==> flow/design.v <==
`timescale 1ns/10ps
module  CED(
	input  clk,
	input  rst,
	input  enable,
	output reg ird,
	input  [7:0] idata,	
	output reg [13:0] iaddr,
	output reg cwr_mag_0,
	output reg [12:0] cdata_mag_wr0,
	output reg crd_mag_0,
	input  [12:0] cdata_mag_rd0,
	output reg [13:0] caddr_mag_0,
	output reg cwr_ang_0,
	output reg [12:0] cdata_ang_wr0,
	output reg crd_ang_0,
	input  [12:0] cdata_ang_rd0,
	output reg [13:0] caddr_ang_0,
	output reg cwr1,
	output reg [12:0] cdata_wr1,
	output reg crd1,
	input  [12:0] cdata_rd1,
	output reg [13:0] caddr_1,
	output reg cwr2,
	output reg [12:0] cdata_wr2,
	output reg [13:0] caddr_2,
	output reg done
);
reg [5:0] state,next_state,i;
reg [7:0] Grayscale_temp[0:8];
reg signed [12:0] magnitude_L0[0:8];
reg [12:0] angle_L0[0:8];
reg signed [12:0] Gx,Gy,magnitude;
reg signed [12:0] Gx_abs,Gy_abs;
reg [15:0] n,j;
reg [12:0]angle;
reg signed[28:0] Gy_temp,angle_tmp, Gy_temp1;
parameter INIT=5'd0,GRAYSCALE_ADDR=5'd1,WAIT=5'd2,GRAYSCALE_DATA=5'd3,
          LAYER0=5'd4,INIT1=5'd5,LAYER1_ADDR=5'd6,WAIT1=5'd7,LAYER1_DATA=5'd8,
		  LAYER1_DATA1=5'd9,NMS=5'd10,INIT2=5'd11,LAYER2_ADDR=5'd12,
		  WAIT2=5'd13,LAYER2_DATA=5'd14,LAYER2_DATA1=5'd15,HT=5'd16,FINISHED=5'd17;
always @(posedge clk or posedge rst ) begin
  if(rst) state<=INIT;
  else state<=next_state;
end
always @(*) begin
	case (state)
		INIT:begin
		  next_state=(enable)?GRAYSCALE_ADDR:INIT;
		end 
		GRAYSCALE_ADDR:begin
		  next_state=WAIT;
		end
        WAIT:begin
		   next_state=GRAYSCALE_DATA;
		end
        GRAYSCALE_DATA:begin
			next_state=(i>8)?LAYER0:GRAYSCALE_ADDR;  
		end
		LAYER0:begin
		   next_state=(j>15875)?INIT1:GRAYSCALE_ADDR;
		end
        INIT1:begin
          next_state=LAYER1_ADDR;
        end
        LAYER1_ADDR:begin
            next_state=WAIT1;
	    end 
        WAIT1:begin
		   if((n>0&&n<125)||(n%126==0)||(n%126==125)||(n>15750&&n<15875))next_state=LAYER1_DATA1;
		   else next_state=LAYER1_DATA;
		end
		LAYER1_DATA:begin
		  next_state=(i>8)?NMS:LAYER1_ADDR; 
		end
		LAYER1_DATA1:begin
          next_state=LAYER1_ADDR;
		end
        NMS:begin
		  next_state=(n>15875)?INIT2:LAYER1_ADDR;
		end
		INIT2:begin
		  next_state=LAYER2_ADDR;
		end
		LAYER2_ADDR:begin
		  next_state=WAIT2;
		end
		WAIT2:begin
		  if((n>0&&n<125)||(n%126==0)||(n%126==125)||(n>15750&&n<15875))next_state=LAYER2_DATA1;
		  else next_state=LAYER2_DATA;
		end
		LAYER2_DATA:begin
		  next_state=(i>8)?HT:LAYER2_ADDR; 
		end
		LAYER2_DATA1:begin
          next_state=LAYER2_ADDR;
		end
		HT:begin
		  next_state=(n>15875)?FINISHED:LAYER2_ADDR;
		end
		default:begin
		  next_state=state;
		end 
	endcase	
end
always @(posedge clk) begin
		case (state)
		INIT:begin
		  n=0;
		  i=0;
		  j=0;
		  done=0;
		  ird=0;
		  cwr_mag_0=0;
		  cwr_ang_0=0;
		  crd_mag_0=0;
		  crd_ang_0=0;
		  cwr1=0;
		  crd1=0;
		  cwr2=0;
		  angle=0;
		  angle_tmp=0;
		end 
		GRAYSCALE_ADDR:begin
		  ird=1;
		  cwr_ang_0=0;
		  cwr_mag_0=0;
		  if (i==0)iaddr=n;
		  else if(i==1)iaddr=n+1;
		  else if(i==2)iaddr=n+2;
		  else if(i==3)iaddr=n+128;
		  else if(i==4)iaddr=n+129;
		  else if(i==5)iaddr=n+130;
		  else if(i==6)iaddr=n+256;
		  else if(i==7)iaddr=n+257;
		  else iaddr=n+258; 
		end
		WAIT:begin
		  angle=0;
		  angle_tmp=0;
		end
        GRAYSCALE_DATA:begin
		  Grayscale_temp[i]=idata;
		  i=i+1;
		end
		LAYER0:begin
		  i=0;
		  ird=0;
		  cwr_ang_0=1;
		  cwr_mag_0=1;
		  n=(n%128==125)?n+3:n+1;
		  Gx=-(Grayscale_temp[0])+Grayscale_temp[2]-(Grayscale_temp[3]<<1)+
		     (Grayscale_temp[5]<<1)-Grayscale_temp[6]+Grayscale_temp[8];
		  Gy=-Grayscale_temp[0]-(Grayscale_temp[1]<<1)-Grayscale_temp[2]+
		     Grayscale_temp[6]+(Grayscale_temp[7]<<1)+Grayscale_temp[8];
          Gx_abs=(Gx[12]==1)?-Gx:Gx;
          Gy_abs=(Gy[12]==1)?-Gy:Gy;
		  magnitude=Gx_abs+Gy_abs;
          angle_tmp=(Gx!=0)?(Gy<<16)/Gx:Gx;
		  if(angle_tmp<$signed(29'h00006A09) && angle_tmp>$signed(29'h1FFF95F7))begin                         
			if (Gx!=0&&Gy==0)angle=13'h00;
			else if (Gx==0&&Gy!=0)angle=13'h5a;
			else angle=13'h00;
		  end         
		  else if(angle_tmp>$signed(29'h00006A09) && angle_tmp<$signed(29'h00026A09))angle=13'h2d;            
		  else if(angle_tmp>$signed(29'h00026A09) || angle_tmp<$signed(29'h1FFD95F7))angle=13'h5a;            
		  else angle=13'h87;
		  caddr_mag_0=j;
		  cdata_mag_wr0=magnitude;
		  caddr_ang_0=j;
          cdata_ang_wr0=angle;
		  j=j+1;
		end
        INIT1:begin
		  j=0;
		  n=0;
		  i=0;
		  cwr_ang_0=0;
		  cwr_mag_0=0;
        end
		LAYER1_ADDR:begin
		  if ((n>0&&n<125)||(n%126==0)||(n%126==125)||(n>15750&&n<15875)) begin
		    cwr1=0;
			caddr_1=n;
		  end
          else begin
		    crd_ang_0=1;
		    crd_mag_0=1;
			cwr1=0;
			if (i==0)begin
			  caddr_ang_0=j;
			  caddr_mag_0=j;
			end
		    else if(i==1)begin
			  caddr_ang_0=j+1;
			  caddr_mag_0=j+1;
			end
		    else if(i==2)begin
			  caddr_ang_0=j+2;
			  caddr_mag_0=j+2;
			end
		    else if(i==3)begin
			  caddr_ang_0=j+126;
			  caddr_mag_0=j+126;
			end
		    else if(i==4)begin
			  caddr_ang_0=j+127;
			  caddr_mag_0=j+127;
			end
		    else if(i==5)begin
			  caddr_ang_0=j+128;
			  caddr_mag_0=j+128;
			end
		    else if(i==6)begin
			  caddr_ang_0=j+252;
			  caddr_mag_0=j+252;
			end
		    else if(i==7)begin
			  caddr_ang_0=j+253;
			  caddr_mag_0=j+253;
			end
		    else begin
			  caddr_ang_0=j+254;
			  caddr_mag_0=j+254;
			end
		  end
		end
		LAYER1_DATA:begin
		  angle_L0[i]=cdata_ang_rd0;
		  magnitude_L0[i]=cdata_mag_rd0;
		  i=i+1;
		end
		LAYER1_DATA1:begin
          	cwr1=1;
			cdata_wr1=0;
			n=n+1;
		end
		NMS:begin
		  crd_ang_0=0;
		  crd_mag_0=0;
		  cwr1=1;
		  caddr_1=n;
		  if (angle_L0[4]==13'h00) begin
            cdata_wr1=(magnitude_L0[4]>=magnitude_L0[3]
			          &&magnitude_L0[4]>=magnitude_L0[5])?magnitude_L0[4]:0;			
		  end
		  else if (angle_L0[4]==13'h2d) begin
			cdata_wr1=(magnitude_L0[4]>=magnitude_L0[2]
			          &&magnitude_L0[4]>=magnitude_L0[6])?magnitude_L0[4]:0;	
		  end
          else if (angle_L0[4]==13'h5a) begin
			cdata_wr1=(magnitude_L0[4]>=magnitude_L0[1]
			          &&magnitude_L0[4]>=magnitude_L0[7])?magnitude_L0[4]:0;	
		  end
		  else begin
			cdata_wr1=(magnitude_L0[4]>=magnitude_L0[0]
			          &&magnitude_L0[4]>=magnitude_L0[8])?magnitude_L0[4]:0;
		  end
		  j=(j%126==123)?j+3:j+1;
		  n=n+1;
		  i=0;
		end
		INIT2:begin
		  j=0;
		  n=0;
		  i=0;
          cwr1=0;
		end
		LAYER2_ADDR:begin
		  if ((n>0&&n<125)||(n%126==0)||(n%126==125)||(n>15750&&n<15875)) begin
		    cwr2=0;
			caddr_2=n;
		  end
          else begin
            crd1=1;
			cwr2=0;
			if (i==0)caddr_1=j;
		    else if(i==1)caddr_1=j+1;
		    else if(i==2)caddr_1=j+2;
		    else if(i==3)caddr_1=j+126;
		    else if(i==4)caddr_1=j+127;
		    else if(i==5)caddr_1=j+128;
		    else if(i==6)caddr_1=j+252;
		    else if(i==7)caddr_1=j+253;
		    else caddr_1=j+254;
		  end
		end
		LAYER2_DATA:begin
		  magnitude_L0[i]=cdata_rd1;
		  i=i+1;
		end	
		LAYER2_DATA1:begin
          	cwr2=1;
			cdata_wr2=0;
			n=n+1;
		end
		HT:begin
          crd1=0;
		  cwr2=1;
		  caddr_2=n;
          if (magnitude_L0[4]>=13'd100)cdata_wr2=13'd255;
		  else if(magnitude_L0[4]<13'd50)cdata_wr2=13'd0;
		  else begin
			if ((magnitude_L0[0]>=13'd100)||(magnitude_L0[1]>=13'd100)||
			    (magnitude_L0[2]>=13'd100)||(magnitude_L0[3]>=13'd100)||
				(magnitude_L0[5]>=13'd100)||(magnitude_L0[6]>=13'd100)||
				(magnitude_L0[7]>=13'd100)||(magnitude_L0[8]>=13'd100)) begin
				cdata_wr2=13'd255;
			end
			else cdata_wr2=13'd0;
		  end
		  j=(j%126==123)?j+3:j+1;
		  n=n+1;
		  i=0;
		end
		FINISHED:begin
		  done=1;
		end
		default:begin
		end 
	endcase
end
endmodule
==> flow/run.sh <==
#!/bin/bash
# the make line also repeats each setting of config.mk as NAME=value (left out here)
make -C /OpenROAD-flow-scripts/flow DESIGN_CONFIG=/design/flow/config.mk WORK_HOME=/design/flow/orfs CLKGATE_MAP_FILE= finish
==> flow/config.mk <==
export PLATFORM = sky130hd
export DESIGN_NAME = CED
export DESIGN_NICKNAME = CED
export VERILOG_FILES = /design/flow/design.v
export SDC_FILE = /design/flow/constraint.sdc
export NUM_CORES = 4
export LEC_CHECK = 0
export ABC_AREA = 1
export CAP_MARGIN = 40
export CORE_MARGIN = 2
export CORE_UTILIZATION = 72
export CTS_CLUSTER_DIAMETER = 231
export CTS_CLUSTER_SIZE = 96
export PLACE_DENSITY = 0.4
export SLEW_MARGIN = 20
export TNS_END_PERCENT = 5
==> flow/constraint.sdc <==
create_clock -name core_clock -period 50.8 [get_ports {clk}]
set_input_delay 10.1600 -clock core_clock [delete_from_list [all_inputs] [get_ports {clk}]]
set_output_delay 10.1600 -clock core_clock [all_outputs]
set_load 0.01 [all_outputs]
==> results.json, run 1 <==
{
  "ff_type": "edfxtp_1",
  "synth-seq-area-share": 0.201,
  "syn-instance-count": 7577,
  "area_leaders": "edfxtp_1 (19%), ha_1 (15%), nand2_1 (13%)",
  "fa_ha_area_frac": 0.174,
  "top_cell": "nand2_1",
  "error": "[ERROR DPL-0038] Utilization greater than 100%, impossible to legalize",
  "top_area_frac": 0.192,
  "dieArea_um2": 73300,
  "place_area_um2": 66300,
  "fp_util": 0.729,
  "async_flop_share": 0.0520,
  "xor_area_frac": 0.0762,
  "ys_sh_aoi": 0.157,
  "synth.distinct_cells": 85,
  "avgSynthCellArea_um2": 6.76,
  "common_cells": "nand2_1 (1,776), inv_1 (1,153), ha_1 (629), nor2_1 (573), a21oi_1 (551)",
  "coreArea_um2": 70300,
  "ys_sh_simple": 0.285,
  "die_h_um": 271,
  "ys_warn_count": 4,
  "ys_chip_area_um2": 51300,
  "ys_ff": 346,
  "dp_hpwl_um": 175000,
  "stop_stage": "clock tree synthesis (4_1_cts)",
  "num_io_pins": 181,
  "syn_area_um2": 51300,
  "yosysTopAreaCell": "edfxtp_1",
  "rows": 97,
  "status": "did not finish",
  "ys_cells": 7577,
  "die_width_um": 271,
  "place.gp.congestion": 1.08,
  "muxShareOfSynthArea": 0.00137,
  "edf_count": 328,
  "logic_family": "simple AND/OR/NAND/NOR gates",
  "numPortBuffers": 170
}
[stage by stage]
stage / hold slack (ns) / std cells / setup slack (ns) / setup TNS (ns)
after floorplan: 0.331 / 7721 / -12.63 / -75.08
after global placement: 0.340 / 10200 / -12.40 / -74.16
after detailed placement: 0.345 / 10200 / -20.16 / -120.70
==> inputs of run 2 (changes only) <==
Settings changed: ABC_AREA 1 to not set, CAP_MARGIN 40 to 25, CELL_PAD_IN_SITES_DETAIL_PLACEMENT set to 2, CORE_ASPECT_RATIO set to 1.94, CORE_UTILIZATION 72 to 53, CTS_CLUSTER_DIAMETER 231 to not set, CTS_CLUSTER_SIZE 96 to not set, MAX_ROUTING_LAYER set to met4, PLACE_DENSITY 0.4 to 0.63, SLEW_MARGIN 20 to 30, TNS_END_PERCENT 5 to 55.
Clock period 50.8 ns to 52.0 ns, I/O delays scaled along.
==> run 2 against run 1 <==
Against the previous run:
- the run fails in detailed placement (3_5_place_dp)
- die area up 37%
- area after synthesis up 1.0%
- synthesized cell count down 13%
==> results.json, run 2 <==
{
  "logic_family": "AND-OR/OR-AND gates",
  "ys_cells": 6576,
  "fp_util": 0.534,
  "top_cell": "ha_1",
  "stop_stage": "detailed placement (3_5_place_dp)",
  "place.gp.congestion": 1.06,
  "error": "Error: detail_place.tcl, 38 bad optional access",
  "ys_ff": 346,
  "common_cells": "ha_1 (629), nor2_1 (587), nand2_1 (519), inv_1 (494), a21oi_1 (446)",
  "syn-instance-count": 6576,
  "edf_count": 328,
  "fa_ha_area_frac": 0.173,
  "syn_area_um2": 51800,
  "numPortBuffers": 170,
  "dieArea_um2": 100000,
  "status": "did not finish",
  "die_h_um": 439,
  "coreArea_um2": 96900,
  "xor_area_frac": 0.0634,
  "top_area_frac": 0.190,
  "rows": 159,
  "ff_type": "edfxtp_1",
  "yosysTopAreaCell": "edfxtp_1",
  "synth-seq-area-share": 0.199,
  "async_flop_share": 0.0520,
  "num_io_pins": 181,
  "ys_warn_count": 4,
  "area_leaders": "edfxtp_1 (19%), ha_1 (15%), a21oi_1 (4.3%)",
  "ys_sh_simple": 0.214,
  "die_width_um": 228,
  "avgSynthCellArea_um2": 7.87,
  "synth.distinct_cells": 123,
  "ys_chip_area_um2": 51800,
  "muxShareOfSynthArea": 0.0312,
  "ys_sh_aoi": 0.261
}
-- run 2: per-stage QoR --
step              hold slack, ns
floorplan                  0.331
global placement           0.333
==> inputs of run 3 (changes only) <==
Settings changed: ABC_AREA set to 1, CAP_MARGIN 25 to 40, CELL_PAD_IN_SITES_DETAIL_PLACEMENT 2 to not set, CORE_ASPECT_RATIO 1.94 to not set, CORE_UTILIZATION 53 to 72, CTS_CLUSTER_DIAMETER set to 231, CTS_CLUSTER_SIZE set to 96, MAX_ROUTING_LAYER met4 to not set, PLACE_DENSITY 0.63 to 0.6, SETUP_SLACK_MARGIN set to -2.0, SLEW_MARGIN 30 to 20, TNS_END_PERCENT 55 to 5.
Clock period 52.0 ns to 47.4 ns, I/O delays scaled along.
==> run 3 against run 2 <==
Against the previous run:
- the flow stops in clock tree synthesis (4_1_cts)
- area after synthesis decreased by 0.99%
- synthesized cell count is 15% higher
- die area is 27% lower
==> results.json, run 3 <==
{
  "async_flop_share": 0.0520,
  "fa_ha_area_frac": 0.174,
  "rows": 97,
  "area_leaders": "edfxtp_1 (19%), ha_1 (15%), nand2_1 (13%)",
  "logic_family": "simple AND/OR/NAND/NOR gates",
  "place_inst": 10200,
  "yosysTopAreaCell": "edfxtp_1",
  "fp_util": 0.729,
  "status": "did not finish",
  "xor_area_frac": 0.0762,
  "synth.distinct_cells": 85,
  "avgSynthCellArea_um2": 6.76,
  "numPortBuffers": 170,
  "ys_cells": 7577,
  "top_cell": "nand2_1",
  "ff_type": "edfxtp_1",
  "die_h_um": 271,
  "dieArea_um2": 73300,
  "common_cells": "nand2_1 (1,776), inv_1 (1,153), ha_1 (629), nor2_1 (573), a21oi_1 (551)",
  "edf_count": 328,
  "muxShareOfSynthArea": 0.00137,
  "ys_ff": 346,
  "ys_sh_simple": 0.285,
  "coreArea_um2": 70300,
  "synth-seq-area-share": 0.201,
  "num_io_pins": 181,
  "place.gp.congestion": 1.07,
  "ys_sh_aoi": 0.157,
  "dp_hpwl_um": 172000,
  "syn-instance-count": 7577,
  "ys_warn_count": 4,
  "top_area_frac": 0.192,
  "error": "[ERROR DPL-0038] Utilization greater than 100%, impossible to legalize",
  "syn_area_um2": 51300,
  "ys_chip_area_um2": 51300,
  "die_width_um": 271,
  "stop_stage": "clock tree synthesis (4_1_cts)"
}
run 3: stage by stage:
stage	cell area [µm²]	hold WS, ns	setup slack [ns]	TNS (ns)
floorplan	52800	0.331	-16.03	-95.48
global placement	66200	0.339	-15.89	-95.15
detailed placement	66400	0.346	-22.49	-134.72
==> inputs of run 4 (changes only) <==
Settings changed: CELL_PAD_IN_SITES_DETAIL_PLACEMENT set to 0, CORE_UTILIZATION 72 to 70, CTS_CLUSTER_DIAMETER 231 to not set, CTS_CLUSTER_SIZE 96 to 40, GPL_ROUTABILITY_DRIVEN set to 0, GPL_TIMING_DRIVEN set to 1, HOLD_SLACK_MARGIN set to 0.28, PLACE_DENSITY 0.6 to not set, SETUP_SLACK_MARGIN -2.0 to -0.37, SLEW_MARGIN 20 to 10, TNS_END_PERCENT 5 to 55.
Clock period 47.4 ns to 62.1 ns, I/O delays scaled along.
==> run 4 against run 3 <==
Against the previous run:
- the run again fails in clock tree synthesis (4_1_cts)
- synthesized cell count stayed put
- area after synthesis stayed put
- die area is 2.8% higher
==> results.json, run 4 <==
{
  "status": "did not finish",
  "stop_stage": "clock tree synthesis (4_1_cts)",
  "error": "[ERROR DPL-0033] detailed placement checks failed during check placement.",
  "logic_family": "simple AND/OR/NAND/NOR gates",
  "fa_ha_area_frac": 0.174,
  "yosysTopAreaCell": "edfxtp_1",
  "ys_warn_count": 4,
  "dp_hpwl_um": 160000,
  "ys_chip_area_um2": 51300,
  "synth.distinct_cells": 85,
  "die_width_um": 275,
  "num_io_pins": 181,
  "avgSynthCellArea_um2": 6.76,
  "rows": 99,
  "die_h_um": 275,
  "ff_type": "edfxtp_1",
  "fp_util": 0.705,
  "top_cell": "nand2_1",
  "top_area_frac": 0.192,
  "edf_count": 328,
  "area_leaders": "edfxtp_1 (19%), ha_1 (15%), nand2_1 (13%)",
  "syn_area_um2": 51300,
  "common_cells": "nand2_1 (1,776), inv_1 (1,153), ha_1 (629), nor2_1 (573), a21oi_1 (551)",
  "ys_sh_aoi": 0.157,
  "syn-instance-count": 7577,
  "coreArea_um2": 72700,
  "ys_cells": 7577,
  "ys_sh_simple": 0.285,
  "dieArea_um2": 75400,
  "xor_area_frac": 0.0762,
  "muxShareOfSynthArea": 0.00137,
  "synth-seq-area-share": 0.201,
  "ys_ff": 346,
  "place_inst": 10200,
  "numPortBuffers": 170,
  "async_flop_share": 0.0520
}
==> run 4: per-stage QoR <==
stage | worst slack, ns | instance area, µm²
after floorplan | -0.655 | 53100
after global placement | -0.420 | 66000
after detailed placement | -5.47 | 66200
==> inputs of run 5 (changes only) <==
Settings changed: CAP_MARGIN 40 to 20, CELL_PAD_IN_SITES_DETAIL_PLACEMENT 0 to not set, CORE_UTILIZATION 70 to 68, CTS_CLUSTER_DIAMETER set to 260, CTS_CLUSTER_SIZE 40 to 34, GPL_ROUTABILITY_DRIVEN 0 to not set, GPL_TIMING_DRIVEN 1 to not set, HOLD_SLACK_MARGIN 0.28 to 0.27, SETUP_SLACK_MARGIN -0.37 to not set, SLEW_MARGIN 10 to 20, TNS_END_PERCENT 55 to not set.
Clock period 62.1 ns to 59.7 ns, I/O delays scaled along.
==> run 5 against run 4 <==
Against the previous run:
- synthesized cell count unchanged
- area after synthesis unchanged
- die area up 2.9%
- the flow stops in global routing (5_1_grt)
==> results.json, run 5 <==
{
  "synth.distinct_cells": 85,
  "cts.sinks": 346,
  "common_cells": "nand2_1 (1,776), inv_1 (1,153), ha_1 (629), nor2_1 (573), a21oi_1 (551)",
  "ys_sh_aoi": 0.157,
  "grt.overflow.total": 3763,
  "die_h_um": 279,
  "error": "[ERROR GRT-0116] Global routing finished with congestion. Check the congestion regions in the DRC Viewer.",
  "synth-seq-area-share": 0.201,
  "die_width_um": 279,
  "muxShareOfSynthArea": 0.00137,
  "dieArea_um2": 77600,
  "area_leaders": "edfxtp_1 (19%), ha_1 (15%), nand2_1 (13%)",
  "edf_count": 328,
  "ys_cells": 7577,
  "cts_buffers": 14,
  "avgSynthCellArea_um2": 6.76,
  "num_io_pins": 181,
  "stop_stage": "global routing (5_1_grt)",
  "async_flop_share": 0.0520,
  "place.gp.congestion": 1.08,
  "ff_type": "edfxtp_1",
  "place_inst": 10200,
  "top_area_frac": 0.192,
  "ys_warn_count": 4,
  "coreArea_um2": 74600,
  "ys_sh_simple": 0.285,
  "syn_area_um2": 51300,
  "fp_util": 0.687,
  "htreeDepth": 1,
  "ys_ff": 346,
  "logic_family": "simple AND/OR/NAND/NOR gates",
  "status": "did not finish",
  "top_cell": "nand2_1",
  "syn-instance-count": 7577,
  "track_usage": 0.964,
  "cts_buffer_depth": 3,
  "dp_hpwl_um": 158000,
  "numPortBuffers": 170,
  "rows": 100,
  "ys_chip_area_um2": 51300,
  "xor_area_frac": 0.0762,
  "yosysTopAreaCell": "edfxtp_1",
  "root_buffer": "clkbuf_16",
  "fa_ha_area_frac": 0.174
}
[run 5: what timing repair did]
| action | in CTS |
|---|---|
| setup buffers | 559 |
| pin swaps | 291 |
| hold buffers | 0 |
| gates resized | 313 |
| setup endpoints to repair | 6 |
| cloned | 2 |
[run 5: per-layer routing]
metal,overflow,GRT usage
met5,28,0.646
met4,1001,1.08
met3,110,0.818
met2,2524,1.15
met1,100,0.886
[run 5: stage by stage]
stage | setup slack, ns | cell area, µm²
floorplan | -2.80 | 53300
global placement | -2.67 | 66700
detailed placement | -7.83 | 66700
CTS | -3.97 | 72500
==> inputs of run 6 (changes only) <==
Settings changed: ABC_AREA 1 to not set, CORE_UTILIZATION 68 to 26, CTS_CLUSTER_DIAMETER 260 to not set, CTS_CLUSTER_SIZE 34 to not set, HOLD_SLACK_MARGIN 0.27 to not set, PLACE_DENSITY set to 0.6.
Clock period 59.7 ns to 143.0 ns, I/O delays scaled along.
==> run 6 against run 5 <==
Against the previous run:
- now clean on timing, DRC and antenna
- area after synthesis up 1.0%
- die area rose to 2.6 times the previous value
- synthesized cell count down 13%
==> results.json, run 6 <==
{
  "status": "complete, no violations",
  "synth-seq-area-share": 0.199,
  "fin_nets": 7479,
  "fmax_mhz": 10.3,
  "final.setup_skew_ns": 0.0357,
  "r2r_end": "cdata_ang_wr0[3]$_DFFE_PP_",
  "grt.overflow.total": 0,
  "track_usage": 0.172,
  "hold_violations": 0,
  "fa_ha_area_frac": 0.173,
  "post_drt_wl_per_cell_um": 19.4,
  "worstPathRequired_ns": 143.36,
  "grt_max_degree": 46,
  "num_io_pins": 181,
  "drt_iter0_drc": 4915,
  "ys_sh_simple": 0.214,
  "yosysTopAreaCell": "edfxtp_1",
  "drtPass1Iterations": 6,
  "rows": 163,
  "syn-instance-count": 6576,
  "cts_setup_buffers": 0,
  "period_minus_slack_ns": 97.18,
  "cts_buffer_depth": 3,
  "diodes": 0,
  "routed_wirelength_um": 183000,
  "critical_path.startpoint_type": "register",
  "post_cts_resized": 0,
  "logic_family": "AND-OR/OR-AND gates",
  "crit_path_start": "Grayscale_temp[0][0]$_DFFE_PP_",
  "endpoint": "cdata_ang_wr0[3]$_DFFE_PP_",
  "antenna_left": 0,
  "setup-violations-final": 0,
  "ys_chip_area_um2": 51800,
  "dp_hpwl_um": 142000,
  "xor_area_frac": 0.0634,
  "top_cell": "ha_1",
  "critPathSlowestCell": "o31a_1",
  "warning_count": 58,
  "ys_ff": 346,
  "final_area_um2": 58300,
  "numPortBuffers": 170,
  "hold_path_depth": 0,
  "vias": 51100,
  "worstPathMaxFanout": 30,
  "hold_path_end": "state[14]$_DFF_PP0_",
  "hold_buffers": 0,
  "drv_cap": 0,
  "path_clk_slew_ns": 0.07,
  "r2r-start": "Grayscale_temp[0][0]$_DFFE_PP_",
  "slew_viol_final": 0,
  "cts_buffers": 42,
  "async_flop_share": 0.0520,
  "edf_count": 328,
  "clock.latency.late_pin_ns": 0.64,
  "fp_util": 0.262,
  "avgSynthCellArea_um2": 7.87,
  "hp-start": "state[5]$_DFF_PP0_",
  "worst_setup_path_end_kind": "register",
  "syn_to_final_growth_pct": 12.7,
  "drc_errors": 0,
  "finalCritPeriodShare": 0.680,
  "finalSetupTns_ns": 0,
  "grt_antenna_before_repair": 2,
  "critPathMostFrequentCell": "o21ai_0",
  "muxShareOfSynthArea": 0.0312,
  "criticalPathCategory": "register to register",
  "critPathMaxStageDelay_ns": 0.77,
  "place.gp.congestion": 0.949,
  "die_h_um": 450,
  "ys_sh_aoi": 0.261,
  "synth.distinct_cells": 123,
  "common_cells": "ha_1 (629), nor2_1 (587), nand2_1 (519), inv_1 (494), a21oi_1 (446)",
  "reg2reg_depth": 412,
  "cp.depth": 412,
  "rsz0062_at_grt": "no",
  "area_leaders": "edfxtp_1 (19%), ha_1 (15%), a21oi_1 (4.3%)",
  "die_width_um": 450,
  "root_buffer": "clkbuf_16",
  "htreeDepth": 2,
  "setup_ws_ns": 45.82,
  "drt-vias-per-instance": 5.42,
  "crit_family": "AND-OR/OR-AND gates",
  "cp_num_buf_inv": 17,
  "grt_pass1_wl_um": 281000,
  "hp-class": "register to register",
  "place_area_um2": 56800,
  "dp_slack_ns": 47.27,
  "top_area_frac": 0.190,
  "reg2reg_slack_ns": 45.82,
  "cts_tree": "yes",
  "ff_type": "edfxtp_1",
  "coreArea_um2": 198000,
  "grt_pass1_vias": 48800,
  "critPathArrivalTime_ns": 97.54,
  "syn_area_um2": 51800,
  "slew_headroom": 0.240,
  "dieArea_um2": 203000,
  "worst_pin_slew_ns": 1.14,
  "ys_cells": 6576,
  "ys_warn_count": 4,
  "cts.sinks": 346
}
[run 6: per-stage QoR]
stage               instances  hold WS, ns  utilization
floorplan                6720        0.331            -
global placement         9341        0.335        0.288
detailed placement       9342        0.335        0.288
CTS                      9418        0.341        0.295
global route             9420        0.359        0.295
finish                   9420        0.338        0.295
[run 6: routing by layer]
layer,global-route usage,share of wire
met1,0.225,0.44
met2,0.292,0.47
met3,0.0180,0.057
met4,0.0636,0.039
met5,0,0
[run 6: area by class of cell]
type / count / area [µm²]
Clock buffer: 47 / 1090
Clock inverter: 29 / 409
Fill cell: 21000 / 139000
Inverter: 498 / 1870
Multi-Input combinational cell: 5613 / 39100
Sequential cell: 346 / 10300
Tap cell: 2640 / 3300
Timing Repair Buffer: 247 / 2280
